**run.sh**
```bash
#!/bin/bash
# the make line also repeats each setting of config.mk as NAME=value (left out here)
make -C /OpenROAD-flow-scripts/flow DESIGN_CONFIG=/design/flow/config.mk WORK_HOME=/design/flow/orfs CLKGATE_MAP_FILE= finish
```
**config.mk**
```make
export PLATFORM = sky130hd
export DESIGN_NAME = SP_wocg
export DESIGN_NICKNAME = SP_wocg
export VERILOG_FILES = /design/flow/design.v
export SDC_FILE = /design/flow/constraint.sdc
export NUM_CORES = 4
export LEC_CHECK = 0
export ABC_AREA = 1
export CAP_MARGIN = 20
export CORE_MARGIN = 2
export CORE_UTILIZATION = 72
export CTS_CLUSTER_SIZE = 42
export PLACE_DENSITY = 0.66
export SLEW_MARGIN = 20
export SYNTH_MEMORY_MAX_BITS = 16384
```
**constraint.sdc**
```tcl
create_clock -name core_clock -period 5.31 [get_ports {clk}]
set_input_delay 1.0620 -clock core_clock [delete_from_list [all_inputs] [get_ports {clk}]]
set_output_delay 1.0620 -clock core_clock [all_outputs]
set_load 0.01 [all_outputs]
```
**design.v**
```verilog
module SP_wocg(
	clk,
	rst_n,
	in_valid,
	in_data,
	in_mode,
	out_valid,
	out_data
);
input clk, rst_n, in_valid;
input [2:0] in_mode;
input [8:0] in_data;
output reg out_valid;
output reg [8:0] out_data;
genvar idx;
integer i;
localparam IDLE = 4'b0000;
localparam INV  = 4'b0001;
localparam MUL  = 4'b0010;
localparam SORT = 4'b0100;
localparam SUM  = 4'b1000;
reg [3:0] cur_state,next_state;
reg [4:0] cnt;
reg [2:0] cnt_data;
reg [8:0] data_temp;
reg [10:0] data_sum [0:5]; 
reg [2:0] mode_r;
wire idle_state = cur_state == IDLE;
wire inv_in_valid  = cur_state[0] && cnt < 6;
wire mul_in_valid  = cur_state[1] && cnt < 6;
wire sort_in_valid = cur_state[2] && cnt < 6;
wire sum_in_valid  = cur_state[3] && cnt < 6;
wire inv_out_valid,mul_out_valid,sort_out_valid;
wire [8:0] inv_out_data,mul_out_data,sort_out_data;
wire [8:0] sum_mod_out_w;   
wire inv_done  = cur_state[0] && cnt == 'd18;
wire mul_done  = cur_state[1] && cnt == 'd12;
wire sort_done = cur_state[2] && cnt == 'd11;
reg  sum_done ;
wire mode0_cnt_flag = cur_state[3] && mode_r == 'd0 && cnt == 'd5;
always @(posedge clk or negedge rst_n) begin
	if (!rst_n) begin
		cur_state <= IDLE;
	end
	else begin
		cur_state <= next_state;
	end
end
always @(*) begin
	case(cur_state)
		IDLE : next_state = in_valid  ? in_mode[0] ? INV : in_mode[1] ? MUL : in_mode[2] ? SORT : SUM : IDLE;
		INV  : next_state = inv_done  ? mode_r[1] ? MUL : mode_r[2] ? SORT : SUM : INV;
		MUL  : next_state = mul_done  ? mode_r[2] ? SORT : SUM : MUL;
		SORT : next_state = sort_done ? SUM : SORT;
		SUM  : next_state = sum_done  ? IDLE : SUM;
		default : next_state = IDLE;
	endcase
end
always @(*) begin 
	if(cur_state[3]) begin
		if(mode_r == 'd0) sum_done = cnt == 'd12;
		else sum_done = cnt == 'd7;
	end
	else sum_done = 0;
end
always @(posedge clk or negedge rst_n) begin
	if (!rst_n) begin
		cnt <= 'd0;
	end
	else begin
		if(idle_state) cnt <= 'd0;
		else if(inv_done | mul_done | sort_done) cnt <= 'd0;
		else cnt <= cnt + 'd1;
	end
end
always @(posedge clk or negedge rst_n) begin
	if (!rst_n) begin
		cnt_data <= 'd0;
	end
	else begin
		if(inv_in_valid)  cnt_data <= cnt_data + 'd1;
		else if(mul_in_valid)  cnt_data <= cnt_data + 'd1;
		else if(sort_in_valid) cnt_data <= cnt_data + 'd1;
		else if(mode0_cnt_flag) cnt_data <= 'd1;
		else if(cur_state[3])  cnt_data <= cnt_data + 'd1;
		else if(inv_done | mul_done | sort_done | sum_done) cnt_data <= 'd0;
	end
end
always @(posedge clk or negedge rst_n) begin
	if (!rst_n) begin
		mode_r <= 'd0;
	end
	else if(in_valid && idle_state)begin
		mode_r <= in_mode;
	end
end
always @(posedge clk or negedge rst_n) begin
	if (!rst_n) begin
		data_temp <= 'd0;
	end
	else begin
		if(in_valid) data_temp <= in_data;
		else if(inv_out_valid)  data_temp <= inv_out_data;
		else if(mul_out_valid)  data_temp <= mul_out_data;
		else if(sort_out_valid) data_temp <= sort_out_data;
	end
end
always @(posedge clk or negedge rst_n) begin
	if (!rst_n) begin
		for(i=0;i<6;i=i+1) begin
			data_sum[i] <= 'd0;
		end
	end
	else begin
		if(inv_in_valid) begin
			data_sum[cnt_data] <= data_sum[cnt_data] + data_temp;   
		end
		else if(mul_in_valid)  begin 
			if(mode_r[0]) data_sum[cnt_data] <= data_sum[cnt_data] + data_temp;   
			else data_sum[cnt_data] <= data_sum[cnt_data] + (data_temp << 1);   
		end
		else if(sort_in_valid) begin
			if(mode_r[1:0] == 'd0) data_sum[cnt_data] <= (data_sum[cnt_data] + data_temp) + (data_temp << 1);   
			else if(mode_r[1]) data_sum[cnt_data] <= data_sum[cnt_data] + data_temp;  
			else data_sum[cnt_data] <= data_sum[cnt_data] + (data_temp << 1);  
		end
		else if(sum_in_valid)  begin
			if(mode_r[2:0] == 'd0) data_sum[cnt_data] <= data_sum[cnt_data] + (data_temp << 2);   
			else if(mode_r[2]) data_sum[cnt_data] <= data_sum[cnt_data] + data_temp;  
			else if(mode_r[1]) data_sum[cnt_data] <= data_sum[cnt_data] + (data_temp << 1);  
			else data_sum[cnt_data] <= (data_sum[cnt_data] + data_temp) + (data_temp << 1);  
		end
		else if(idle_state) begin
			for(i=0;i<6;i=i+1) begin
				data_sum[i] <= 'd0;
			end
		end
	end
end
always @(posedge clk or negedge rst_n) begin
	if (!rst_n) begin
		out_data <= 'd0;
	end
	else begin
		if(sum_done) out_data <= 'd0;
		else if(cur_state[3]) begin 
			if(mode_r == 'd0) out_data <= cnt > 'd5 ? sum_mod_out_w : 'd0;
			else out_data <= cnt > 'd0 ? sum_mod_out_w : 'd0;
		end
	end
end
always @(posedge clk or negedge rst_n) begin
	if (!rst_n) begin
		out_valid <= 0;
	end
	else begin
		if(sum_done) out_valid <= 0;
		else if(cur_state[3]) begin 
			if(mode_r == 'd0) out_valid <= cnt > 'd5 ? 1 : 0;
			else out_valid <= cnt > 'd0 ? 1 : 0;
		end
	end
end
Modular_Inv Inv_inst (.clk(clk),.rst_n(rst_n),.in_valid(inv_in_valid),.in_data(data_temp),.out_valid(inv_out_valid) ,.out_data(inv_out_data));
Modular_Mul Mul_inst (.clk(clk),.rst_n(rst_n),.in_valid(mul_in_valid),.in_data(data_temp),.out_valid(mul_out_valid) ,.out_data(mul_out_data));
Sort      Sort_inst (.clk(clk),.rst_n(rst_n),.in_valid(sort_in_valid),.in_data(data_temp),.out_valid(sort_out_valid),.out_data(sort_out_data));
Modular_509 U_inst_C(.in_data({7'd0,data_sum[cnt_data - 1]}),.out_data(sum_mod_out_w));
endmodule
module Modular_509(in_data,out_data);
parameter BIAS = 9'd509;
input [17:0] in_data;
output reg [8:0] out_data;
wire  [10:0] tmp = (in_data[8:0] + in_data[17:9]) + (in_data[17:9] << 1);
wire  [10:0] tmp_bias_509  = tmp - BIAS;
wire  [10:0] tmp_bias_1018 = tmp - (BIAS<<1);
wire  [10:0] tmp_bias_1527 = tmp - (BIAS<<1) - BIAS;
wire  [10:0] tmp_bias_2036 = tmp - (BIAS<<2);
always @(*) begin
	if(tmp < BIAS) out_data = tmp;
	else if(tmp_bias_509  < BIAS) out_data = tmp_bias_509 ;
	else if(tmp_bias_1018 < BIAS) out_data = tmp_bias_1018;
	else if(tmp_bias_1527 < BIAS) out_data = tmp_bias_1527;
	else out_data = tmp_bias_2036;
end
endmodule
module Modular_Inv(clk,rst_n,in_valid,in_data,out_valid,out_data);
input  [8:0] in_data;
input  clk,rst_n,in_valid;
output out_valid;
output [8:0] out_data;
localparam IDLE = 2'b00;
localparam CAL  = 2'b01;
localparam OUT  = 2'b10;
reg [1:0] cur_state,next_state;
reg [5:0] st_end_flag_r;
reg pulse;
reg [3:0] cnt;
reg [17:0] data_A_r[0:5],data_B_r[0:5];
wire cal_done = cnt == 'd12;
wire out_done = cnt == 'd5 && cur_state[1];
reg  [5:0] stall_flag_r;
wire  [8:0] modA_out_w[0:2];
wire  [8:0] modB_out_w[0:2];
reg  [17:0] modA_in_w [0:2];
reg  [17:0] modB_in_w [0:2];
wire [17:0] mulA_out_w[0:2];
wire [17:0] mulB_out_w[0:2];
reg   [8:0] mulA_in_w [0:2];
reg   [8:0] mulB_in_w [0:2];
genvar idx;
integer i;
assign out_valid = cur_state[1];
assign out_data = out_valid ? data_A_r[cnt] : 'd0;
always @(posedge clk or negedge rst_n) begin
	if (!rst_n) begin
		cur_state <= IDLE;
	end
	else begin
		cur_state <= next_state;
	end
end
always @(*) begin
	case(cur_state)
		IDLE:next_state = in_valid ? CAL : IDLE;
		CAL :next_state = cal_done ? OUT : CAL ;
		OUT :next_state = out_done ? IDLE: OUT ;
		default: next_state = IDLE;
	endcase
end
generate
	for(idx=0;idx<3;idx=idx+1) begin
		Modular_509 U_inst_A(.in_data(modA_in_w[idx]),.out_data(modA_out_w[idx]));
		Modular_509 U_inst_B(.in_data(modB_in_w[idx]),.out_data(modB_out_w[idx]));
	end
endgenerate
generate
	for(idx=0;idx<3;idx=idx+1) begin
		assign mulA_out_w[idx] =  mulA_in_w[idx] * mulB_in_w[idx];
		assign mulB_out_w[idx] =  mulB_in_w[idx] * mulB_in_w[idx];
	end
endgenerate
always @(*) begin 
	for(i=0;i<3;i=i+1) begin
		if(pulse)
			mulA_in_w[i] = data_A_r[2*i];
		else
			mulA_in_w[i] = data_A_r[2*i+1];
	end
end
always @(*) begin 
	for(i=0;i<3;i=i+1) begin
		if(pulse)
			mulB_in_w[i] = data_B_r[2*i];
		else
			mulB_in_w[i] = data_B_r[2*i+1];
	end
end
always @(*) begin 
	for(i=0;i<3;i=i+1) begin
		if(!pulse)
			modA_in_w[i] = data_A_r[2*i];
		else
			modA_in_w[i] = data_A_r[2*i+1];
	end
end
always @(*) begin 
	for(i=0;i<3;i=i+1) begin
		if(!pulse)
			modB_in_w[i] = data_B_r[2*i];
		else
			modB_in_w[i] = data_B_r[2*i+1];
	end
end
always @(posedge clk or negedge rst_n) begin
	if (!rst_n) begin
		cnt <= 'd0;
	end
	else begin
		if(in_valid) cnt <= cnt + 'd1;
		else if(cal_done | out_done) cnt <= 'd0;
		else if(cur_state[1]) cnt <= cnt + 'd1;
		else if(pulse) cnt <= cnt + 'd1;
	end
end
always @(posedge clk or negedge rst_n) begin
	if (!rst_n) begin
		stall_flag_r <= 'd0;
	end
	else begin
		if(cnt == 'd3 && cur_state[0]) stall_flag_r <= 6'b000001;
		else if(cnt == 'd4 && cur_state[0]) stall_flag_r <= 6'b000011;
		else stall_flag_r <= stall_flag_r << 1;
	end
end
always @(posedge clk or negedge rst_n) begin
	if (!rst_n) begin
		pulse <= 0;
	end
	else begin
		if(out_done) pulse <= 0;
		else if(cur_state[0] | cur_state[1]) pulse <= ~pulse;
	end
end
always @(posedge clk or negedge rst_n) begin
	if (!rst_n) begin
		st_end_flag_r <= 'd0;
	end
	else begin
		if(in_valid) st_end_flag_r[cnt] <= 1;
		else if(cur_state[1]) st_end_flag_r[cnt] <= 0;
	end
end
always @(posedge clk or negedge rst_n) begin
	if (!rst_n) begin
		for(i=0;i<6;i=i+1) begin
			data_A_r[i] <= 'd0;
		end
	end
	else begin
		for(i=0;i<6;i=i+2) begin  
			if(in_valid && cnt == i)  data_A_r[i] <= in_data;
			else if(stall_flag_r[i])  data_A_r[i] <= data_A_r[i];
			else if(st_end_flag_r[i]) data_A_r[i] <= !pulse ? modA_out_w[i>>1] : mulA_out_w[i>>1];
			else data_A_r[i] <= 'd0;
		end
		for(i=1;i<6;i=i+2) begin  
			if(in_valid && cnt == i)  data_A_r[i] <= in_data;
			else if(stall_flag_r[i])  data_A_r[i] <= data_A_r[i];
			else if(st_end_flag_r[i]) data_A_r[i] <= !pulse ? mulA_out_w[i>>1] : modA_out_w[i>>1];
			else data_A_r[i] <= 'd0;
		end
	end
end
always @(posedge clk or negedge rst_n) begin
	if (!rst_n) begin
		for(i=0;i<6;i=i+1) begin
			data_B_r[i] <= 'd0;
		end
	end
	else begin
		for(i=0;i<6;i=i+2) begin  
			if(in_valid && cnt == i) data_B_r[i] <= in_data*in_data;
			else if(st_end_flag_r[i]) data_B_r[i] <= !pulse ? modB_out_w[i>>1] : mulB_out_w[i>>1] ;
			else data_B_r[i] <= 'd0;
		end
		for(i=1;i<6;i=i+2) begin  
			if(in_valid && cnt == i) data_B_r[i] <= in_data*in_data;
			else if(st_end_flag_r[i]) data_B_r[i] <= !pulse ? mulB_out_w[i>>1] : modB_out_w[i>>1];
			else data_B_r[i] <= 'd0;
		end
	end
end
endmodule
module Modular_Mul(clk,rst_n,in_valid,in_data,out_valid,out_data);
input  [8:0] in_data;
input  clk,rst_n,in_valid;
output out_valid;
output [8:0] out_data;
localparam IDLE = 2'b00;
localparam CAL  = 2'b01;
localparam OUT  = 2'b10;
reg [1:0] cur_state,next_state;
reg [3:0] cnt;
reg [8:0] b_r[0:5];
reg [8:0] tmp_mod_r;
reg [8:0] tmp1_r;
reg [8:0] tmp2_r;
reg [8:0] tmp3_r;
reg [8:0] tmp4_r;
reg [17:0] tmp_r;
genvar idx;
integer i;
wire [8:0] mod_out_w;
reg  [8:0] in_mul_A_w,in_mul_B_w;
Modular_509 U_inst_C(.in_data(tmp_r),.out_data(mod_out_w));
assign out_valid = cur_state[1];
assign out_data  = out_valid ? tmp_mod_r : 'd0;
always @(posedge clk or negedge rst_n) begin
	if (!rst_n) begin
		cur_state <= IDLE;
	end
	else begin
		cur_state <= next_state;
	end
end
always @(*) begin
	case(cur_state)
		IDLE:next_state = in_valid ? CAL : IDLE;
		CAL :next_state = cnt == 'd10 ? OUT : CAL ;
		OUT :next_state = cnt == 'd0 ? IDLE: OUT ;
		default: next_state = IDLE;
	endcase
end
always @(*) begin
	if(in_valid) begin
		in_mul_A_w = b_r[0];
	end
	else begin
		case(cnt)
			'd5 :in_mul_A_w = b_r[0];
			'd6 :in_mul_A_w = tmp_mod_r;
			'd7 :in_mul_A_w = tmp2_r;
			'd8 :in_mul_A_w = tmp1_r;
			'd9 :in_mul_A_w = b_r[0];
			'd10:in_mul_A_w = b_r[1];
			'd11:in_mul_A_w = b_r[2];
			'd12:in_mul_A_w = b_r[3];
			'd13:in_mul_A_w = b_r[4];
			'd14:in_mul_A_w = b_r[5];
			default:in_mul_A_w = 'd0;
		endcase
	end
end
always @(*) begin
	if(in_valid) begin
		in_mul_B_w = in_data;
	end
	else begin
		case(cnt)
			'd5 :in_mul_B_w = b_r[5];
			'd6 :in_mul_B_w = tmp4_r;
			'd7 :in_mul_B_w = tmp4_r;
			'd8 :in_mul_B_w = tmp4_r;
			'd9 :in_mul_B_w = tmp_mod_r;
			'd10:in_mul_B_w = tmp_mod_r;
			'd11:in_mul_B_w = tmp3_r;
			'd12:in_mul_B_w = tmp3_r;
			'd13:in_mul_B_w = tmp1_r;
			'd14:in_mul_B_w = tmp2_r;
			default:in_mul_B_w = 'd0;
		endcase
	end
end
always @(posedge clk or negedge rst_n) begin
	if (!rst_n) begin
		cnt <= 'd0;
	end
	else begin
		if(cur_state[0] | cur_state[1]) cnt <= cnt + 'd1; 
		else if(cur_state == IDLE) cnt <= 'd0;
	end
end
always @(posedge clk or negedge rst_n) begin
	if (!rst_n) begin
		for(i=0;i<6;i=i+1) begin
			b_r[i] <= 'd0;
		end
	end
	else begin
		if(in_valid) begin
			for(i=0;i<5;i=i+1) begin
				b_r[0] <= in_data;
				b_r[i+1] <= b_r[i];
			end
		end
	end
end
always @(posedge clk or negedge rst_n) begin
	if (!rst_n) begin
		tmp_r <= 'd0;
	end
	else begin
		tmp_r <= in_mul_A_w * in_mul_B_w;
	end
end
always @(posedge clk or negedge rst_n) begin
	if (!rst_n) begin
		tmp_mod_r <= 'd0;
	end
	else begin
		tmp_mod_r <= mod_out_w;
	end
end
always @(posedge clk or negedge rst_n) begin
	if (!rst_n) begin
		tmp1_r <= 'd0;
	end
	else begin
		tmp1_r <= cur_state[1] ? tmp1_r : tmp_mod_r;
	end
end
always @(posedge clk or negedge rst_n) begin
	if (!rst_n) begin
		tmp2_r <= 'd0;
	end
	else begin
		tmp2_r <= cur_state[1] ? tmp2_r : tmp1_r;
	end
end
always @(posedge clk or negedge rst_n) begin
	if (!rst_n) begin
		tmp3_r <= 'd0;
	end
	else begin
		tmp3_r <= cur_state[1] ? tmp3_r : tmp2_r;
	end
end
always @(posedge clk or negedge rst_n) begin
	if (!rst_n) begin
		tmp4_r <= 'd0;
	end
	else begin
		tmp4_r <= tmp3_r;
	end
end
endmodule
module Sort(clk,rst_n,in_valid,in_data,out_valid,out_data);
input  [8:0] in_data;
input  clk,rst_n,in_valid;
output out_valid;
output [8:0] out_data;
integer i;
reg [8:0] data_r[0:5];
reg [4:0] st_flag_r;
reg [1:0] cur_state,next_state;
localparam IDLE = 2'b00;
localparam RD   = 2'b01;
localparam SORT = 2'b10;
localparam OUT  = 2'b11;
wire sort_done = st_flag_r == 'd1 && cur_state == SORT;
wire rd_done = st_flag_r[0] && cur_state == RD;
wire out_done = st_flag_r == 0 && cur_state == OUT;
assign out_valid = cur_state == OUT;
assign out_data  = out_valid ? data_r[5] : 'd0;
always @(posedge clk or negedge rst_n) begin
	if (!rst_n) begin
		cur_state <= IDLE;
	end
	else begin
		cur_state <= next_state;
	end
end
always @(*) begin
	case(cur_state)
		IDLE:next_state = in_valid  ? RD   : IDLE;
		RD  :next_state = rd_done   ? SORT : RD  ;
		SORT:next_state = sort_done ? OUT  : SORT;
		OUT: next_state = out_done  ? IDLE : OUT ;
		default: next_state = IDLE;
	endcase
end
always @(posedge clk or negedge rst_n) begin
	if (!rst_n) begin
		st_flag_r <= 'd0;
	end
	else if (cur_state == IDLE || sort_done) begin
		st_flag_r <= 'b10000;
	end
	else if(rd_done) begin
		st_flag_r <= 'b10101;
	end
	else begin
		st_flag_r <= st_flag_r >> 1;
	end
end
always @(posedge clk or negedge rst_n) begin
	if (!rst_n) begin
		for(i=0;i<6;i=i+1) begin
			data_r[i] <= 'd0;
		end
	end
	else begin
		if(in_valid) begin
			if(in_data > data_r[0]) begin
				data_r[0] <= in_data;
				data_r[1] <= data_r[0];
				data_r[2] <= data_r[1];
				data_r[3] <= data_r[2];
				data_r[4] <= data_r[3];
				data_r[5] <= data_r[4];
			end
			else begin
				data_r[1] <= in_data;
				data_r[2] <= data_r[1];
				data_r[3] <= data_r[2];
				data_r[4] <= data_r[3];
				data_r[5] <= data_r[4];
			end
		end
		else if(cur_state == SORT && st_flag_r[0]) begin   
      		for(i=1;i<5;i=i+2)
      		begin
      		  data_r[i  ] <= (data_r[i] < data_r[i+1]) ? data_r[i+1] : data_r[i  ];
      		  data_r[i+1] <= (data_r[i] < data_r[i+1]) ? data_r[i  ] : data_r[i+1];
      		end
		end
		else if(cur_state == SORT && !st_flag_r[0]) begin
      		for(i=2;i<5;i=i+2)
      		begin
      		  data_r[i  ] <= (data_r[i] < data_r[i+1]) ? data_r[i+1] : data_r[i  ];
      		  data_r[i+1] <= (data_r[i] < data_r[i+1]) ? data_r[i  ] : data_r[i+1];
      		end
		end
		else if(cur_state == OUT) begin
      		for(i=0;i<5;i=i+1)
      		begin
      		  data_r[i+1] <= data_r[i];
      		end
		end
		else if(cur_state == IDLE) begin
			for(i=0;i<6;i=i+1) begin
				data_r[i] <= 'd0;
			end
		end
	end
end
endmodule
```
==> impl_metrics.json, run 1 <==
{
  "htree_levels": 2,
  "ys_cells": 8443,
  "synth.top_cell.area_share_pct": 21.7,
  "cts_buffers": 57,
  "outcome": "did not finish",
  "yosysTopAreaCell": "dfrtp_1",
  "core-area_um2": 82400,
  "synthSimpleGateAreaFrac_pct": 23.8,
  "io_pins": 25,
  "ys_sh_xor_pct": 4.30,
  "synth-edff-count": 0,
  "syn-num-nets": 9407,
  "postSynthAreaPerCell_um2": 7.11,
  "ys_types": 69,
  "yosys_warnings": 14,
  "clkSinkCount": 521,
  "dieWidth_um": 293,
  "dieArea_um2": 85700,
  "postSynthSeqShare_pct": 21.7,
  "async_reset_ff_share_pct": 100,
  "ys_ff": 521,
  "num_rows": 105,
  "hpwl_um": 149000,
  "clockRootBuffer": "clkbuf_16",
  "placed_cells": 10038,
  "top_cell": "nand2_1",
  "fp-utilization_pct": 72.9,
  "die_h_um": 293,
  "ys_chip_area_um2": 60100,
  "dpl_cell_area_um2": 66600,
  "error": "[ERROR GRT-0232] Routing congestion too high. Check the congestion heatmap in the GUI.",
  "ys_sh_aoi_pct": 13.9,
  "adder_share_pct": 24.9,
  "synth_area_um2": 60100,
  "holdBufCountCts": 0,
  "synthTopLogicFamily": "adder cells",
  "top_cells_by_count": "2080 x nand2_1, 1531 x inv_1, 703 x nor2_1, 544 x o21ai_0, 536 x ha_1",
  "track_usage_pct": 98.9,
  "clock_path_buffers": 3,
  "lastStage": "global routing",
  "io_buffers": 24,
  "topCellsByArea": "dfrtp_1 22%, fa_1 14%, nand2_1 13%",
  "finalWeightedCongestion": 1.01,
  "muxShareOfSynthArea_pct": 0.0688,
  "synth_top_flop_cell": "dfrtp_1",
  "syn_inst": 8443,
  "grt_overflow": 4007
}
-- stage by stage --
| step | setup TNS, ns | setup WS, ns |
|---|---|---|
| CTS | -8.01 | -0.573 |
| detailed placement | -17.64 | -0.732 |
| global placement | -6.65 | -0.388 |
| floorplan | -0.180 | -0.0650 |
-- metal layers --
layer | overflow | track usage (%)
met2 | 2283 | 112
met1 | 330 | 92.9
met3 | 332 | 88.4
met4 | 1009 | 108
met5 | 53 | 77.0
-- what timing repair did --
action,4_1_cts
gates resized,509
setup endpoints to repair,90
buffers inserted,110
pin swaps,223
gates cloned,5
==> run 2, diff against run 1 <==
ABC_AREA = unset   (was 1)
CAP_MARGIN = 10   (was 20)
CELL_PAD_IN_SITES_GLOBAL_PLACEMENT = 0   (was unset)
CTS_CLUSTER_SIZE = 14   (was 42)
PLACE_DENSITY = unset   (was 0.66)
PLACE_DENSITY_LB_ADDON = 0.04   (was unset)
SETUP_SLACK_MARGIN = 0.97   (was unset)
clock period = 6.64 ns   (was 5.31 ns; I/O delays follow)
==> impl_metrics.json, run 2 <==
{
  "top_cells_by_count": "739 x nand2_1, 694 x inv_1, 589 x nor2_1, 536 x ha_1, 520 x dfrtp_1",
  "synthSimpleGateAreaFrac_pct": 15.2,
  "synth_area_um2": 59700,
  "finalWeightedCongestion": 0.979,
  "synth.top_cell.area_share_pct": 21.8,
  "cts_buffers": 61,
  "clockRootBuffer": "clkbuf_16",
  "top_cell": "nand2_1",
  "synth_top_flop_cell": "dfrtp_1",
  "num_rows": 105,
  "syn-num-nets": 7824,
  "yosysTopAreaCell": "dfrtp_1",
  "lastStage": "global routing",
  "ys_sh_aoi_pct": 20.7,
  "topCellsByArea": "dfrtp_1 22%, fa_1 14%, ha_1 11%",
  "adder_share_pct": 25.1,
  "ys_ff": 521,
  "ys_sh_xor_pct": 4.26,
  "async_reset_ff_share_pct": 100,
  "preCtsSetupSlack_ns": 0.187,
  "core-area_um2": 82100,
  "postSynthSeqShare_pct": 21.8,
  "dieWidth_um": 292,
  "clkSinkCount": 521,
  "yosys_warnings": 14,
  "muxShareOfSynthArea_pct": 6.45,
  "ys_types": 122,
  "synthTopLogicFamily": "adder cells",
  "io_pins": 25,
  "outcome": "did not finish",
  "dpl_cell_area_um2": 61900,
  "ys_cells": 6860,
  "synth-edff-count": 0,
  "fp-utilization_pct": 72.7,
  "htree_levels": 2,
  "postSynthAreaPerCell_um2": 8.70,
  "io_buffers": 24,
  "hpwl_um": 136000,
  "clock_path_buffers": 3,
  "ys_chip_area_um2": 59700,
  "dieArea_um2": 85300,
  "die_h_um": 292,
  "syn_inst": 6860,
  "placed_cells": 7848
}
==> run 2: metrics by stage <==
| step | util, % | hold slack, ns |
|---|---|---|
| 2_1_floorplan | - | 0.369 |
| 3_5_place_dp | 75.4 | 0.396 |
| 3_3_place_gp | 75.4 | 0.390 |
| 4_1_cts | 82.2 | 0.409 |
==> run 2: repair_timing <==
action	4_1_cts
setup endpoints to repair	216
pin swaps	148
setup buffers	203
endpoints found under the hold margin	0
resized	378
hold buffers	0
cloned	11
==> run 3, diff against run 2 <==
ABC_AREA = 1   (was unset)
CTS_CLUSTER_DIAMETER = 188   (was unset)
CTS_CLUSTER_SIZE = 17   (was 14)
HOLD_SLACK_MARGIN = 0.3   (was unset)
PLACE_DENSITY_LB_ADDON = 0.19   (was 0.04)
SETUP_SLACK_MARGIN = 0.88   (was 0.97)
clock period = 5.07 ns   (was 6.64 ns; I/O delays follow)
==> impl_metrics.json, run 3 <==
{
  "syn_inst": 8443,
  "synth.top_cell.area_share_pct": 21.7,
  "synth-edff-count": 0,
  "preCtsSetupSlack_ns": -0.881,
  "yosysTopAreaCell": "dfrtp_1",
  "ys_sh_aoi_pct": 13.9,
  "postSynthAreaPerCell_um2": 7.11,
  "clock_path_buffers": 3,
  "top_cells_by_count": "2080 x nand2_1, 1531 x inv_1, 703 x nor2_1, 544 x o21ai_0, 536 x ha_1",
  "synth_area_um2": 60100,
  "ys_sh_xor_pct": 4.30,
  "dieWidth_um": 293,
  "ys_cells": 8443,
  "adder_share_pct": 24.9,
  "dieArea_um2": 85700,
  "lastStage": "global routing",
  "clockRootBuffer": "clkbuf_16",
  "holdBufCountCts": 0,
  "syn-num-nets": 9407,
  "num_rows": 105,
  "ys_types": 69,
  "hpwl_um": 155000,
  "topCellsByArea": "dfrtp_1 22%, fa_1 14%, nand2_1 13%",
  "error": "[ERROR GRT-0116] Global routing finished with congestion. Check the congestion regions in the DRC Viewer.",
  "cts_buffers": 36,
  "outcome": "did not finish",
  "core-area_um2": 82400,
  "synthTopLogicFamily": "adder cells",
  "clkSinkCount": 521,
  "synthSimpleGateAreaFrac_pct": 23.8,
  "ys_ff": 521,
  "io_pins": 25,
  "track_usage_pct": 80.0,
  "top_cell": "nand2_1",
  "grt_overflow": 490,
  "synth_top_flop_cell": "dfrtp_1",
  "ys_chip_area_um2": 60100,
  "async_reset_ff_share_pct": 100,
  "muxShareOfSynthArea_pct": 0.0688,
  "finalWeightedCongestion": 0.999,
  "yosys_warnings": 14,
  "postSynthSeqShare_pct": 21.7,
  "io_buffers": 24,
  "die_h_um": 293,
  "fp-utilization_pct": 72.9,
  "htree_levels": 2
}
[run 3: through the flow]
stage | std cells | cell area, µm²
4_1_cts | 10381 | 73100
3_5_place_dp | 10157 | 68600
3_3_place_gp | 10157 | 68600
2_1_floorplan | 8443 | 61800
[run 3: what timing repair did]
| action | in CTS |
|---|---|
| gates cloned | 11 |
| setup endpoints to repair | 295 |
| resized | 515 |
| pin swaps | 263 |
| buffers inserted | 162 |
| endpoints found under the hold margin | 0 |
[run 3: routing by layer]
metal  track usage (%)  GRT overflow
met2              94.5           250
met3              70.7            53
met4              71.1           151
met5              47.6             3
met1              80.0            33
==> run 4, diff against run 3 <==
ABC_AREA = unset   (was 1)
CAP_MARGIN = 20   (was 10)
CELL_PAD_IN_SITES_GLOBAL_PLACEMENT = unset   (was 0)
CORE_UTILIZATION = 70   (was 72)
CTS_CLUSTER_DIAMETER = unset   (was 188)
CTS_CLUSTER_SIZE = unset   (was 17)
HOLD_SLACK_MARGIN = unset   (was 0.3)
MAX_ROUTING_LAYER = met4   (was unset)
PLACE_DENSITY_LB_ADDON = unset   (was 0.19)
SETUP_SLACK_MARGIN = 1.61   (was 0.88)
clock period = 6.13 ns   (was 5.07 ns; I/O delays follow)
==> impl_metrics.json, run 4 <==
{
  "clk_pin_slew_ns": 0.07,
  "clockRootBuffer": "clkbuf_16",
  "ff2ff_path_depth": 26,
  "r2r-end": "Mul_inst.tmp_r[16]$_DFF_PN0_",
  "postSynthAreaPerCell_um2": 8.70,
  "drtPass1Iterations": 14,
  "clkSinkCount": 521,
  "antenna_found_initial": 11,
  "syn-num-nets": 7824,
  "hpwl_um": 138000,
  "top_cell": "nand2_1",
  "critPathKind": "reg -> reg",
  "synthTopLogicFamily": "adder cells",
  "die_h_um": 296,
  "fmaxAchievable_mhz": 147,
  "drv_slew": 0,
  "dpl_cell_area_um2": 63500,
  "cp_max_fo": 9,
  "grt_pass1_vias": 56317,
  "htree_levels": 2,
  "worst_ep_required_time_ns": 6.73,
  "cts_buffers": 59,
  "critPathLaunch": "Mul_inst.cnt[0]$_DFF_PN0_",
  "area_growth_pct": 18.3,
  "start_kind": "register",
  "vias": 59138,
  "so_faults": "negative setup slack",
  "ant_nets": 0,
  "min_path_cells": 0,
  "yosys_warnings": 14,
  "layout.nets": 8173,
  "fillers": 4914,
  "cap_violations": 0,
  "critPathSlowestCell": "fa_1",
  "tool_warnings": 114,
  "ys_chip_area_um2": 59700,
  "topCellsByArea": "dfrtp_1 22%, fa_1 14%, ha_1 11%",
  "io_pins": 25,
  "muxShareOfSynthArea_pct": 6.45,
  "routed_wl_um": 211000,
  "holdBufCountCts": 0,
  "dieWidth_um": 296,
  "outcome": "finished with violations",
  "synth_top_flop_cell": "dfrtp_1",
  "placed_cells": 7982,
  "avgViaCountPerCell": 7.03,
  "fin_cells": 8412,
  "dieArea_um2": 87700,
  "async_reset_ff_share_pct": 100,
  "cp-end-kind": "register",
  "grt_overflow": 0,
  "adder_share_pct": 25.1,
  "ys_sh_aoi_pct": 20.7,
  "r2r_slack_ns": -0.66,
  "ys_sh_xor_pct": 4.26,
  "top_cells_by_count": "739 x nand2_1, 694 x inv_1, 589 x nor2_1, 536 x ha_1, 520 x dfrtp_1",
  "io_buffers": 24,
  "r2r_start": "Mul_inst.cnt[0]$_DFF_PN0_",
  "synth-edff-count": 0,
  "crit_path_frequent_cell": "o21ai_2",
  "worst_pin_slew_ns": 1.37,
  "syn_inst": 6860,
  "synth.top_cell.area_share_pct": 21.8,
  "relSlewSlack_pct": 8.48,
  "synthSimpleGateAreaFrac_pct": 15.2,
  "grt_pass1_wl_um": 303000,
  "worstHoldStart": "Mul_inst.tmp3_r[6]$_DFFE_PN0N_",
  "finalWeightedCongestion": 1.02,
  "period_used_pct": 111,
  "core-area_um2": 84900,
  "period_needed_ns": 6.79,
  "fin_skew_ns": 0.0488,
  "hp-class": "reg -> reg",
  "ys_types": 122,
  "synth_area_um2": 59700,
  "cp_num_cells": 26,
  "postSynthSeqShare_pct": 21.8,
  "ys_cells": 6860,
  "cp.arrival_ns": 7.39,
  "setup_ws_ns": -0.664,
  "grt_max_degree": 141,
  "clock_path_buffers": 3,
  "path_delay_family": "adder cells",
  "yosysTopAreaCell": "dfrtp_1",
  "fp-utilization_pct": 70.4,
  "holdWs_ns": 0.433,
  "drc": 0,
  "wire_per_inst_um": 25.1,
  "setup_violations": 8,
  "cp-endpoint": "Mul_inst.tmp_r[16]$_DFF_PN0_",
  "first_iter_violations": 7736,
  "track_usage_pct": 44.9,
  "holdPathEnd": "Mul_inst.tmp4_r[6]$_DFF_PN0_",
  "clkLatencyLatePin_ns": 0.70,
  "cts_tree": "yes",
  "num_rows": 107,
  "rsz0062_at_grt": "true",
  "stdcell_area_um2": 70600,
  "hold_viol": 0,
  "ys_ff": 521,
  "slowest_delay_ns": 0.71,
  "path_buffers": 5
}
## run 4: timing repair
action / 4_1_cts / 5_1_grt
pin swaps: 112 / 134
buffers inserted: 158 / 137
endpoints found under the setup margin: 301 / 307
gates resized: 197 / 336
gates cloned: 8 / 7
## run 4: per-layer routing
layer,part of all wire (%),up-vias,GRT usage [%],wire length [µm]
met3,12,1450,8.76,24500
met4,8.6,0,28.7,18300
met5,0,-,-,0
li1,-,24934,-,-
met1,35,28301,54.7,74700
met2,44,4453,68.5,93900
## run 4: metrics by stage
| stage | utilization, % | TNS, ns | setup slack (ns) |
|---|---|---|---|
| 3_3_place_gp | 74.8 | 0 | 0.0528 |
| 3_5_place_dp | 74.8 | 0 | 0.0131 |
| 6_report | 83.2 | -4.01 | -0.664 |
| 2_1_floorplan | - | 0 | 0.607 |
| 5_1_grt | 83.2 | -3.55 | -0.611 |
| 4_1_cts | 80.1 | 0 | 0.329 |
## run 4: layout make-up
cell class              count  area, µm²  share of cell area (%)
multi-input cells        5333      46100                    65.3
flip-flops and latches    521      13100                    18.5
repair buffers            582       5130                    7.27
inverters                 712       2760                    3.91
clock buffers              78       1680                    2.38
well taps                1144       1430                    2.03
clock inverters            30        390                   0.553
diodes                     12       30.0                  0.0425
==> run 5, diff against run 4 <==
CELL_PAD_IN_SITES_DETAIL_PLACEMENT = 2   (was unset)
CELL_PAD_IN_SITES_GLOBAL_PLACEMENT = 3   (was unset)
CORE_MARGIN = 6   (was 2)
CORE_UTILIZATION = 31   (was 70)
CTS_CLUSTER_DIAMETER = 298   (was unset)
MAX_ROUTING_LAYER = met5   (was met4)
SETUP_SLACK_MARGIN = -0.54   (was 1.61)
SLEW_MARGIN = 25   (was 20)
TNS_END_PERCENT = 100   (was unset)
clock period = 11.9 ns   (was 6.13 ns; I/O delays follow)
==> impl_metrics.json, run 5 <==
{
  "ys_sh_xor_pct": 4.26,
  "fmaxAchievable_mhz": 133,
  "drc": 0,
  "clock_path_buffers": 3,
  "grt_overflow": 0,
  "synth_top_flop_cell": "dfrtp_1",
  "dieWidth_um": 451,
  "ctsResizeCount": 0,
  "grt_pass1_wl_um": 363000,
  "cp_num_cells": 25,
  "worst_pin_slew_ns": 1.08,
  "min_path_cells": 0,
  "ant_nets": 0,
  "adder_share_pct": 25.1,
  "num_rows": 160,
  "r2r-end": "Inv_inst.data_B_r[2][17]$_DFF_PN0_",
  "avgViaCountPerCell": 5.57,
  "clkSinkCount": 521,
  "postCtsSetupBuffers": 0,
  "preCtsSetupSlack_ns": 4.44,
  "holdBufCountCts": 0,
  "hpwl_um": 182000,
  "finalWeightedCongestion": 0.823,
  "cts_buffers": 73,
  "outcome": "no timing/DRC/antenna violations",
  "topCellsByArea": "dfrtp_1 22%, fa_1 14%, ha_1 11%",
  "path_buffers": 6,
  "setup_ws_ns": 4.37,
  "fin_cells": 9341,
  "synth.top_cell.area_share_pct": 21.8,
  "period_used_pct": 63.3,
  "grt_max_degree": 134,
  "synth_area_um2": 59700,
  "drtPass1Iterations": 7,
  "synth-edff-count": 0,
  "holdPathEnd": "Mul_inst.tmp4_r[6]$_DFF_PN0_",
  "fin_skew_ns": 0.0308,
  "synthTopLogicFamily": "adder cells",
  "grt_pass1_vias": 57075,
  "critPathLaunch": "Inv_inst.pulse$_DFFE_PN0P_",
  "critPathKind": "reg -> reg",
  "hold_viol": 0,
  "cp.arrival_ns": 8.06,
  "dieArea_um2": 203000,
  "antenna_found_initial": 3,
  "r2r_slack_ns": 4.37,
  "worst_ep_required_time_ns": 12.43,
  "crit_path_frequent_cell": "inv_1",
  "syn_inst": 6860,
  "track_usage_pct": 22.7,
  "period_needed_ns": 7.53,
  "vias": 51990,
  "core-area_um2": 191000,
  "io_pins": 25,
  "start_kind": "register",
  "cp_max_fo": 126,
  "postSynthAreaPerCell_um2": 8.70,
  "tns_ns": 0,
  "drv_slew": 0,
  "ys_sh_aoi_pct": 20.7,
  "clk_pin_slew_ns": 0.06,
  "top_cells_by_count": "739 x nand2_1, 694 x inv_1, 589 x nor2_1, 536 x ha_1, 520 x dfrtp_1",
  "postSynthSeqShare_pct": 21.8,
  "ys_types": 122,
  "synthSimpleGateAreaFrac_pct": 15.2,
  "first_iter_violations": 2522,
  "cp-end-kind": "register",
  "clockRootBuffer": "clkbuf_16",
  "slowest_delay_ns": 0.58,
  "cp-endpoint": "Inv_inst.data_B_r[2][17]$_DFF_PN0_",
  "htree_levels": 3,
  "ys_chip_area_um2": 59700,
  "cap_violations": 0,
  "placed_cells": 9207,
  "r2r_start": "Inv_inst.pulse$_DFFE_PN0P_",
  "io_buffers": 24,
  "top_cell": "nand2_1",
  "ff2ff_path_depth": 25,
  "routed_wl_um": 235000,
  "muxShareOfSynthArea_pct": 6.45,
  "async_reset_ff_share_pct": 100,
  "yosys_warnings": 14,
  "area_growth_pct": 9.56,
  "rsz0062_at_grt": "false",
  "die_h_um": 451,
  "yosysTopAreaCell": "dfrtp_1",
  "ys_cells": 6860,
  "wire_per_inst_um": 25.2,
  "clkLatencyLatePin_ns": 0.71,
  "post-route-util_pct": 34.3,
  "critPathSlowestCell": "fa_1",
  "setup_violations": 0,
  "layout.nets": 7736,
  "cts_tree": "yes",
  "hp-class": "reg -> reg",
  "fp-utilization_pct": 31.3,
  "syn-num-nets": 7824,
  "ys_ff": 521,
  "tool_warnings": 114,
  "worstHoldStart": "Mul_inst.tmp3_r[6]$_DFFE_PN0N_",
  "relSlewSlack_pct": 28.2,
  "path_delay_family": "AND-OR/OR-AND gates"
}
-- run 5: area by class of cell --
type	instances	area (µm²)
fill	21448	125000
multi-input combinational	5331	43000
sequential	521	13000
tap	2511	3140
inverter	712	2670
clock buffer	103	2100
timing repair buffer	133	1120
clock inverter	28	372
antenna	2	5.00
-- run 5: stage by stage --
| step | hold slack, ns | cell area (µm²) |
|---|---|---|
| after floorplan | 0.369 | 59700 |
| after global placement | 0.376 | 62900 |
| after detailed placement | 0.387 | 62900 |
| after CTS | 0.365 | 65400 |
| after global routing | 0.389 | 65400 |
| final | 0.377 | 65400 |
-- run 5: layer usage --
metal / GRT usage (%) / vias up / wire length, µm
li1: - / 23985 / -
met1: 31.6 / 27316 / 114000
met2: 38.7 / 517 / 112000
met3: 1.96 / 172 / 4560
met4: 4.47 / 0 / 4880
met5: 0 / - / 0
==> run 6, diff against run 5 <==
CAP_MARGIN = 25   (was 20)
CELL_PAD_IN_SITES_DETAIL_PLACEMENT = 1   (was 2)
CELL_PAD_IN_SITES_GLOBAL_PLACEMENT = unset   (was 3)
CORE_MARGIN = 8   (was 6)
CORE_UTILIZATION = 39   (was 31)
CTS_CLUSTER_DIAMETER = unset   (was 298)
GPL_TIMING_DRIVEN = 1   (was unset)
SETUP_SLACK_MARGIN = unset   (was -0.54)
SLEW_MARGIN = 20   (was 25)
TNS_END_PERCENT = unset   (was 100)
clock period = 8.0 ns   (was 11.9 ns; I/O delays follow)
==> impl_metrics.json, run 6 <==
{
  "clockRootBuffer": "clkbuf_16",
  "first_iter_violations": 4126,
  "synth_area_um2": 59700,
  "layout.nets": 7773,
  "clkLatencyLatePin_ns": 0.66,
  "muxShareOfSynthArea_pct": 6.45,
  "route.met2.wl_um": 96100,
  "placed_cells": 8765,
  "holdBufCountCts": 0,
  "cp.arrival_ns": 7.97,
  "grt_pass1_wl_um": 326000,
  "die_h_um": 407,
  "path_buffers": 3,
  "ys_sh_aoi_pct": 20.7,
  "htree_levels": 3,
  "drv_slew": 0,
  "fin_skew_ns": 0.0377,
  "seq_area_um2": 13000,
  "drc": 0,
  "routed_wl_um": 203000,
  "ff2ff_path_depth": 18,
  "drtPass1Iterations": 8,
  "r2r_slack_ns": 0.60,
  "syn-num-nets": 7824,
  "ctsResizeCount": 0,
  "synth-edff-count": 0,
  "async_reset_ff_share_pct": 100,
  "clock_path_buffers": 3,
  "avgViaCountPerCell": 6.03,
  "top_layer": "met5",
  "postSynthSeqShare_pct": 21.8,
  "synth_top_flop_cell": "dfrtp_1",
  "synth.top_cell.area_share_pct": 21.8,
  "hold_viol": 0,
  "fp-utilization_pct": 39.3,
  "area_growth_pct": 8.72,
  "hpwl_um": 156000,
  "r2r_start": "Inv_inst.pulse$_DFFE_PN0P_",
  "cap_violations": 0,
  "critPathKind": "reg -> reg",
  "critPathLaunch": "Inv_inst.pulse$_DFFE_PN0P_",
  "ant_nets": 0,
  "dieWidth_um": 407,
  "rsz0062_at_grt": "false",
  "wl_met1_um": 87400,
  "antenna_found_initial": 6,
  "worst_pin_slew_ns": 1.06,
  "wl_met3_um": 12400,
  "postSynthAreaPerCell_um2": 8.70,
  "clkSinkCount": 521,
  "ys_ff": 521,
  "dieArea_um2": 166000,
  "period_needed_ns": 7.40,
  "tns_ns": 0,
  "yosys_warnings": 14,
  "tool_warnings": 112,
  "grt_max_degree": 129,
  "postCtsSetupBuffers": 0,
  "synthSimpleGateAreaFrac_pct": 15.2,
  "yosysTopAreaCell": "dfrtp_1",
  "critPathSlowestCell": "dfrtp_4",
  "start_kind": "register",
  "cts_buffers": 69,
  "track_usage_pct": 23.7,
  "outcome": "no timing/DRC/antenna violations",
  "wire_per_inst_um": 22.8,
  "fillers": 17875,
  "fin_cells": 8897,
  "top_cell": "nand2_1",
  "ys_chip_area_um2": 59700,
  "hp-class": "reg -> reg",
  "cp-end-kind": "register",
  "worstHoldStart": "Mul_inst.tmp3_r[3]$_DFFE_PN0N_",
  "crit_chain": "buf_4 > buf_4 > mux2_2 > fa_1 > ha_1 > fa_1 > inv_1 > ha_1 > a21oi_1 > nor3_1 > nor4b_1 > o221a_2 > o22ai_1 > or4_1 > and3_4 > or3_1 > a311o_1 > o21ai_1",
  "synthTopLogicFamily": "adder cells",
  "ys_sh_xor_pct": 4.26,
  "topCellsByArea": "dfrtp_1 22%, fa_1 14%, ha_1 11%",
  "holdPathEnd": "Mul_inst.tmp4_r[3]$_DFF_PN0_",
  "fmaxAchievable_mhz": 135,
  "ys_types": 122,
  "worst_ep_required_time_ns": 8.56,
  "min_path_cells": 0,
  "vias": 53642,
  "path_delay_family": "simple AND/OR/NAND/NOR gates",
  "num_rows": 143,
  "period_used_pct": 92.5,
  "io_buffers": 24,
  "adder_share_pct": 25.1,
  "cp_num_cells": 18,
  "core-area_um2": 152000,
  "clk_pin_slew_ns": 0.06,
  "cp_max_fo": 49,
  "grt_overflow": 0,
  "r2r-end": "Inv_inst.data_A_r[4][3]$_DFFE_PN0P_",
  "syn_inst": 6860,
  "top_cells_by_count": "739 x nand2_1, 694 x inv_1, 589 x nor2_1, 536 x ha_1, 520 x dfrtp_1",
  "io_pins": 25,
  "cp-endpoint": "Inv_inst.data_A_r[4][3]$_DFFE_PN0P_",
  "relSlewSlack_pct": 29.1,
  "slowest_delay_ns": 0.99,
  "ys_cells": 6860,
  "finalWeightedCongestion": 0.962,
  "cts_tree": "yes",
  "logic_area_um2": 42900,
  "grt_pass1_vias": 57554,
  "setup_violations": 0
}
run 6: cell type report:
cell class	instances	share of cell area, %
inverter	712	4.12
tap	2030	3.91
sequential	521	20.1
antenna	3	0.0116
clock buffer	99	3.07
multi-input combinational	5331	66.0
timing repair buffer	174	2.22
clock inverter	27	0.545
run 6: per-stage QoR:
stage | cell area (µm²) | setup WS (ns) | hold slack, ns | utilization [%]
final | 64900 | 0.599 | 0.407 | 42.7
after global routing | 64900 | 0.243 | 0.412 | 42.7
after CTS | 64900 | 0.680 | 0.402 | 42.7
after floorplan | 59700 | 1.29 | 0.369 | -
after detailed placement | 62500 | 0.731 | 0.387 | 41.1
after global placement | 62500 | 0.893 | 0.385 | 41.1
run 6: layer usage:
layer  GRT usage, %  vias up
met5              0        -
met3           3.66      422
li1               -    24109
met1           31.3    27503
met2           39.5     1604
met4           8.32        4
==> run 7, diff against run 6 <==
ABC_AREA = 1   (was unset)
CAP_MARGIN = 20   (was 25)
CELL_PAD_IN_SITES_DETAIL_PLACEMENT = unset   (was 1)
CORE_MARGIN = 2   (was 8)
CORE_UTILIZATION = 62   (was 39)
GPL_TIMING_DRIVEN = unset   (was 1)
MAX_ROUTING_LAYER = unset   (was met5)
clock period = 5.18 ns   (was 8.0 ns; I/O delays follow)
==> impl_metrics.json, run 7 <==
{
  "postSynthSeqShare_pct": 21.7,
  "clkSinkCount": 521,
  "clock_path_buffers": 3,
  "grt_overflow": 0,
  "worst_ep_required_time_ns": 5.71,
  "yosysTopAreaCell": "dfrtp_1",
  "hold_viol": 0,
  "dieArea_um2": 99400,
  "cts_buffers": 59,
  "synthTopLogicFamily": "adder cells",
  "fin_skew_ns": 0.0196,
  "stdcell_area_um2": 74900,
  "drtPass1Iterations": 9,
  "htree_levels": 2,
  "cp-end-kind": "register",
  "ant_nets": 0,
  "hpwl_um": 146000,
  "dpl_cell_area_um2": 67400,
  "cp_num_cells": 31,
  "muxShareOfSynthArea_pct": 0.0688,
  "cts_tree": "yes",
  "outcome": "finished with violations",
  "die_h_um": 315,
  "synth_top_flop_cell": "dfrtp_1",
  "path_buffers": 11,
  "tns_ns": -32.36,
  "worst_pin_slew_ns": 1.18,
  "synth.top_cell.area_share_pct": 21.7,
  "start_kind": "register",
  "relSlewSlack_pct": 21.0,
  "r2r-end": "Inv_inst.data_B_r[5][17]$_DFF_PN0_",
  "async_reset_ff_share_pct": 100,
  "postSynthAreaPerCell_um2": 7.11,
  "tool_warnings": 114,
  "area_growth_pct": 24.7,
  "dieWidth_um": 315,
  "ys_chip_area_um2": 60100,
  "critPathLaunch": "Inv_inst.pulse$_DFFE_PN0P_",
  "fmaxAchievable_mhz": 164,
  "ys_sh_xor_pct": 4.30,
  "period_used_pct": 117,
  "ys_ff": 521,
  "io_buffers": 24,
  "setup_ws_ns": -0.905,
  "syn-num-nets": 9407,
  "num_rows": 114,
  "crit_path_frequent_cell": "inv_2",
  "io_pins": 25,
  "grt_pass1_wl_um": 307000,
  "post-route-util_pct": 77.8,
  "so_faults": "negative setup slack",
  "ys_cells": 8443,
  "fin_cells": 10647,
  "finalWeightedCongestion": 1.00,
  "avgViaCountPerCell": 5.80,
  "clk_pin_slew_ns": 0.07,
  "synth_area_um2": 60100,
  "top_cells_by_count": "2080 x nand2_1, 1531 x inv_1, 703 x nor2_1, 544 x o21ai_0, 536 x ha_1",
  "ys_sh_aoi_pct": 13.9,
  "clockRootBuffer": "clkbuf_16",
  "grt_max_degree": 121,
  "fillers": 6860,
  "vias": 61769,
  "cp.arrival_ns": 6.61,
  "period_needed_ns": 6.09,
  "hp-class": "in -> async",
  "clkLatencyLatePin_ns": 0.68,
  "drv_slew": 0,
  "drc": 0,
  "ys_types": 69,
  "first_iter_violations": 5982,
  "fp-utilization_pct": 62.4,
  "setup_violations": 118,
  "routed_wl_um": 202000,
  "synth-edff-count": 0,
  "synthSimpleGateAreaFrac_pct": 23.8,
  "adder_share_pct": 24.9,
  "rsz0062_at_grt": "true",
  "syn_inst": 8443,
  "track_usage_pct": 38.6,
  "placed_cells": 10305,
  "layout.nets": 10285,
  "ff2ff_path_depth": 31,
  "path_delay_family": "adder cells",
  "wire_per_inst_um": 19.0,
  "slowest_delay_ns": 0.57,
  "critPathSlowestCell": "fa_1",
  "grt_pass1_vias": 59036,
  "antenna_found_initial": 1,
  "cp_max_fo": 6,
  "core-area_um2": 96300,
  "critPathKind": "reg -> reg",
  "yosys_warnings": 14,
  "cap_violations": 0,
  "r2r_start": "Inv_inst.pulse$_DFFE_PN0P_",
  "topCellsByArea": "dfrtp_1 22%, fa_1 14%, nand2_1 13%",
  "top_cell": "nand2_1",
  "r2r_slack_ns": -0.91,
  "cp-endpoint": "Inv_inst.data_B_r[5][17]$_DFF_PN0_"
}
## run 7: routing by layer
| metal | track usage, % | share of wire [%] |
|---|---|---|
| met5 | 0 | 0 |
| met4 | 19.1 | 6.5 |
| met3 | 5.41 | 8.6 |
| met2 | 62.9 | 46 |
| met1 | 50.5 | 39 |
## run 7: timing repair
item | 4_1_cts | 5_1_grt
buffers inserted | 120 | 116
hold buffers | 0 | 0
gates cloned | 10 | 2
gates resized | 481 | 509
setup endpoints to repair | 116 | 259
pin swaps | 195 | 274
## run 7: area by class of cell
| class | count | area [µm²] | area share, % |
|---|---|---|---|
| multi-input cells | 6130 | 43300 | 57.9 |
| flip-flops and latches | 521 | 13000 | 17.4 |
| repair buffers | 1021 | 8640 | 11.5 |
| inverters | 1588 | 6110 | 8.16 |
| clock buffers | 83 | 1720 | 2.29 |
| well taps | 1276 | 1600 | 2.13 |
| clock inverters | 27 | 429 | 0.573 |
| diodes | 1 | 2.50 | 0.00334 |
## run 7: metrics by stage
stage	hold slack, ns	setup WS [ns]
2_1_floorplan	0.374	-0.195
3_3_place_gp	0.401	-0.541
3_5_place_dp	0.398	-0.617
4_1_cts	0.412	-0.537
5_1_grt	0.433	-0.966
6_report	0.396	-0.905
==> run 8, diff against run 7 <==
ABC_AREA = unset   (was 1)
CORE_UTILIZATION = 72   (was 62)
CTS_CLUSTER_DIAMETER = 375   (was unset)
SETUP_SLACK_MARGIN = -0.4   (was unset)
clock period = 5.86 ns   (was 5.18 ns; I/O delays follow)
==> impl_metrics.json, run 8 <==
{
  "grt_pass1_vias": 60582,
  "ys_ff": 521,
  "ys_sh_aoi_pct": 20.7,
  "htree_levels": 2,
  "r2r-end": "Mul_inst.tmp_r[16]$_DFF_PN0_",
  "synth.top_cell.area_share_pct": 21.8,
  "tool_warnings": 115,
  "setup_violations": 149,
  "io_buffers": 24,
  "path_delay_family": "adder cells",
  "adder_share_pct": 25.1,
  "holdBufCountCts": 0,
  "hp-class": "reg -> reg",
  "setup_ws_ns": -0.457,
  "synth_area_um2": 59700,
  "ys_types": 122,
  "cts_buffers": 57,
  "critPathLaunch": "Mul_inst.cnt[1]$_DFF_PN0_",
  "cp_num_cells": 26,
  "syn_inst": 6860,
  "fillers": 4666,
  "die_h_um": 292,
  "path_buffers": 4,
  "top_cells_by_count": "739 x nand2_1, 694 x inv_1, 589 x nor2_1, 536 x ha_1, 520 x dfrtp_1",
  "fin_skew_ns": 0.0316,
  "postSynthSeqShare_pct": 21.8,
  "clkLatencyLatePin_ns": 0.66,
  "clkSinkCount": 521,
  "grt_max_degree": 161,
  "ys_cells": 6860,
  "drc": 0,
  "postSynthAreaPerCell_um2": 8.70,
  "cp.arrival_ns": 6.87,
  "ant_nets": 0,
  "fmaxAchievable_mhz": 158,
  "dpl_cell_area_um2": 66400,
  "grt_overflow": 0,
  "synth-edff-count": 0,
  "fp-utilization_pct": 72.7,
  "rsz0062_at_grt": "true",
  "syn-num-nets": 7824,
  "track_usage_pct": 46.9,
  "ys_sh_xor_pct": 4.26,
  "antenna_found_initial": 3,
  "grt_pass1_wl_um": 322000,
  "clk_pin_slew_ns": 0.07,
  "critPathKind": "reg -> reg",
  "layout.nets": 8449,
  "outcome": "finished with violations",
  "cts_tree": "yes",
  "hold_viol": 0,
  "synthTopLogicFamily": "adder cells",
  "crit_path_frequent_cell": "fa_1",
  "period_needed_ns": 6.32,
  "yosysTopAreaCell": "dfrtp_1",
  "cp_max_fo": 17,
  "drtPass1Iterations": 15,
  "hpwl_um": 149000,
  "io_pins": 25,
  "ys_chip_area_um2": 59700,
  "clockRootBuffer": "clkbuf_16",
  "vias": 59724,
  "relSlewSlack_pct": -10.6,
  "cap_violations": 1,
  "worst_pin_slew_ns": 1.65,
  "critPathSlowestCell": "fa_1",
  "async_reset_ff_share_pct": 100,
  "r2r_slack_ns": -0.46,
  "wire_per_inst_um": 23.9,
  "worst_ep_required_time_ns": 6.41,
  "yosys_warnings": 14,
  "dieWidth_um": 292,
  "clock_path_buffers": 3,
  "dieArea_um2": 85300,
  "top_cell": "nand2_1",
  "synth_top_flop_cell": "dfrtp_1",
  "routed_wl_um": 206000,
  "stdcell_area_um2": 69100,
  "finalWeightedCongestion": 0.993,
  "worstHoldStart": "Mul_inst.tmp3_r[4]$_DFFE_PN0N_",
  "core-area_um2": 82100,
  "cp-endpoint": "Mul_inst.tmp_r[16]$_DFF_PN0_",
  "min_path_cells": 0,
  "period_used_pct": 108,
  "first_iter_violations": 7576,
  "slowest_delay_ns": 0.60,
  "holdPathEnd": "Mul_inst.tmp4_r[4]$_DFF_PN0_",
  "fin_cells": 8603,
  "drv_slew": 7,
  "muxShareOfSynthArea_pct": 6.45,
  "so_faults": "max-capacitance violations, max-slew violations, negative setup slack",
  "post-route-util_pct": 84.2,
  "avgViaCountPerCell": 6.94,
  "ff2ff_path_depth": 26,
  "area_growth_pct": 15.8,
  "start_kind": "register",
  "cp-end-kind": "register",
  "synthSimpleGateAreaFrac_pct": 15.2,
  "topCellsByArea": "dfrtp_1 22%, fa_1 14%, ha_1 11%",
  "r2r_start": "Mul_inst.cnt[1]$_DFF_PN0_",
  "placed_cells": 8477,
  "num_rows": 105
}
-- run 8: timing repair --
item                                    in CTS  in global routing
buffers inserted                             4                 18
endpoints found under the setup margin       8                108
resized                                     17                122
cloned                                       0                  3
pin swaps                                    3                 33
-- run 8: through the flow --
stage	hold slack (ns)	TNS (ns)	setup slack (ns)
after floorplan	0.369	-38.54	-0.403
after global placement	0.392	-1.45	-0.272
after detailed placement	0.404	-13.56	-0.722
after CTS	0.417	-17.97	-0.386
after global routing	0.418	-54.03	-0.616
final	0.416	-22.22	-0.457
-- run 8: cell type report --
cell class,instances,area [µm²],area share [%]
well taps,1070,1340,1.94
inverters,712,2680,3.88
repair buffers,861,6740,9.75
clock buffers,75,1630,2.36
diodes,2,5.00,0.00724
multi-input cells,5332,43300,62.7
clock inverters,30,368,0.532
flip-flops and latches,521,13000,18.9
-- run 8: layer usage --
| layer | global-route usage (%) | part of all wire (%) | vias to the layer above | wire, µm |
|---|---|---|---|---|
| met1 | 56.1 | 35 | 28326 | 71500 |
| li1 | - | - | 25471 | - |
| met5 | 0 | 0.0053 | - | 11 |
| met4 | 32.3 | 9.0 | 2 | 18400 |
| met3 | 10.3 | 11 | 1458 | 23000 |
| met2 | 75.8 | 45 | 4467 | 92800 |
==> run 9, diff against run 8 <==
CTS_CLUSTER_DIAMETER = 213   (was 375)
CTS_CLUSTER_SIZE = 100   (was unset)
PLACE_DENSITY = 0.39   (was unset)
SETUP_SLACK_MARGIN = -0.42   (was -0.4)
TNS_END_PERCENT = 10   (was unset)
clock period = 4.75 ns   (was 5.86 ns; I/O delays follow)
==> impl_metrics.json, run 9 <==
{
  "dieArea_um2": 85300,
  "io_pins": 25,
  "synth.top_cell.area_share_pct": 21.8,
  "core-area_um2": 82100,
  "synth-edff-count": 0,
  "ys_chip_area_um2": 59700,
  "io_buffers": 24,
  "ys_sh_xor_pct": 4.26,
  "top_cell": "nand2_1",
  "ys_types": 122,
  "cts_buffers": 9,
  "syn_inst": 6860,
  "track_usage_pct": 83.8,
  "ys_ff": 521,
  "fp-utilization_pct": 72.7,
  "synth_area_um2": 59700,
  "htree_levels": 1,
  "dieWidth_um": 292,
  "postSynthAreaPerCell_um2": 8.70,
  "finalWeightedCongestion": 1.01,
  "clock_path_buffers": 3,
  "placed_cells": 9141,
  "grt_overflow": 628,
  "outcome": "did not finish",
  "syn-num-nets": 7824,
  "yosysTopAreaCell": "dfrtp_1",
  "error": "[ERROR GRT-0232] Routing congestion too high. Check the congestion heatmap in the GUI.",
  "hpwl_um": 167000,
  "clockRootBuffer": "clkbuf_16",
  "synth_top_flop_cell": "dfrtp_1",
  "adder_share_pct": 25.1,
  "die_h_um": 292,
  "yosys_warnings": 14,
  "num_rows": 105,
  "synthSimpleGateAreaFrac_pct": 15.2,
  "clkSinkCount": 521,
  "ys_sh_aoi_pct": 20.7,
  "ys_cells": 6860,
  "async_reset_ff_share_pct": 100,
  "lastStage": "global routing",
  "topCellsByArea": "dfrtp_1 22%, fa_1 14%, ha_1 11%",
  "top_cells_by_count": "739 x nand2_1, 694 x inv_1, 589 x nor2_1, 536 x ha_1, 520 x dfrtp_1",
  "postSynthSeqShare_pct": 21.8,
  "muxShareOfSynthArea_pct": 6.45,
  "synthTopLogicFamily": "adder cells"
}
## run 9: metal layers
layer  GRT overflow  track usage [%]
met1             36             81.6
met2            340             97.3
met3             30             72.8
met4            209             84.7
met5             13             53.8
## run 9: timing repair
| action | CTS |
|---|---|
| gates resized | 349 |
| setup buffers | 85 |
| cloned | 5 |
| hold buffers | 0 |
| setup endpoints to repair | 229 |
| pin swaps | 159 |
## run 9: through the flow
stage                     TNS (ns)  hold slack, ns  instance area (µm²)  setup slack, ns
after CTS                  -196.17           0.247                74500            -1.09
after detailed placement   -219.91           0.416                72000            -1.32
after global placement     -170.38           0.385                72000            -1.13
after floorplan            -127.42           0.369                60600           -0.829
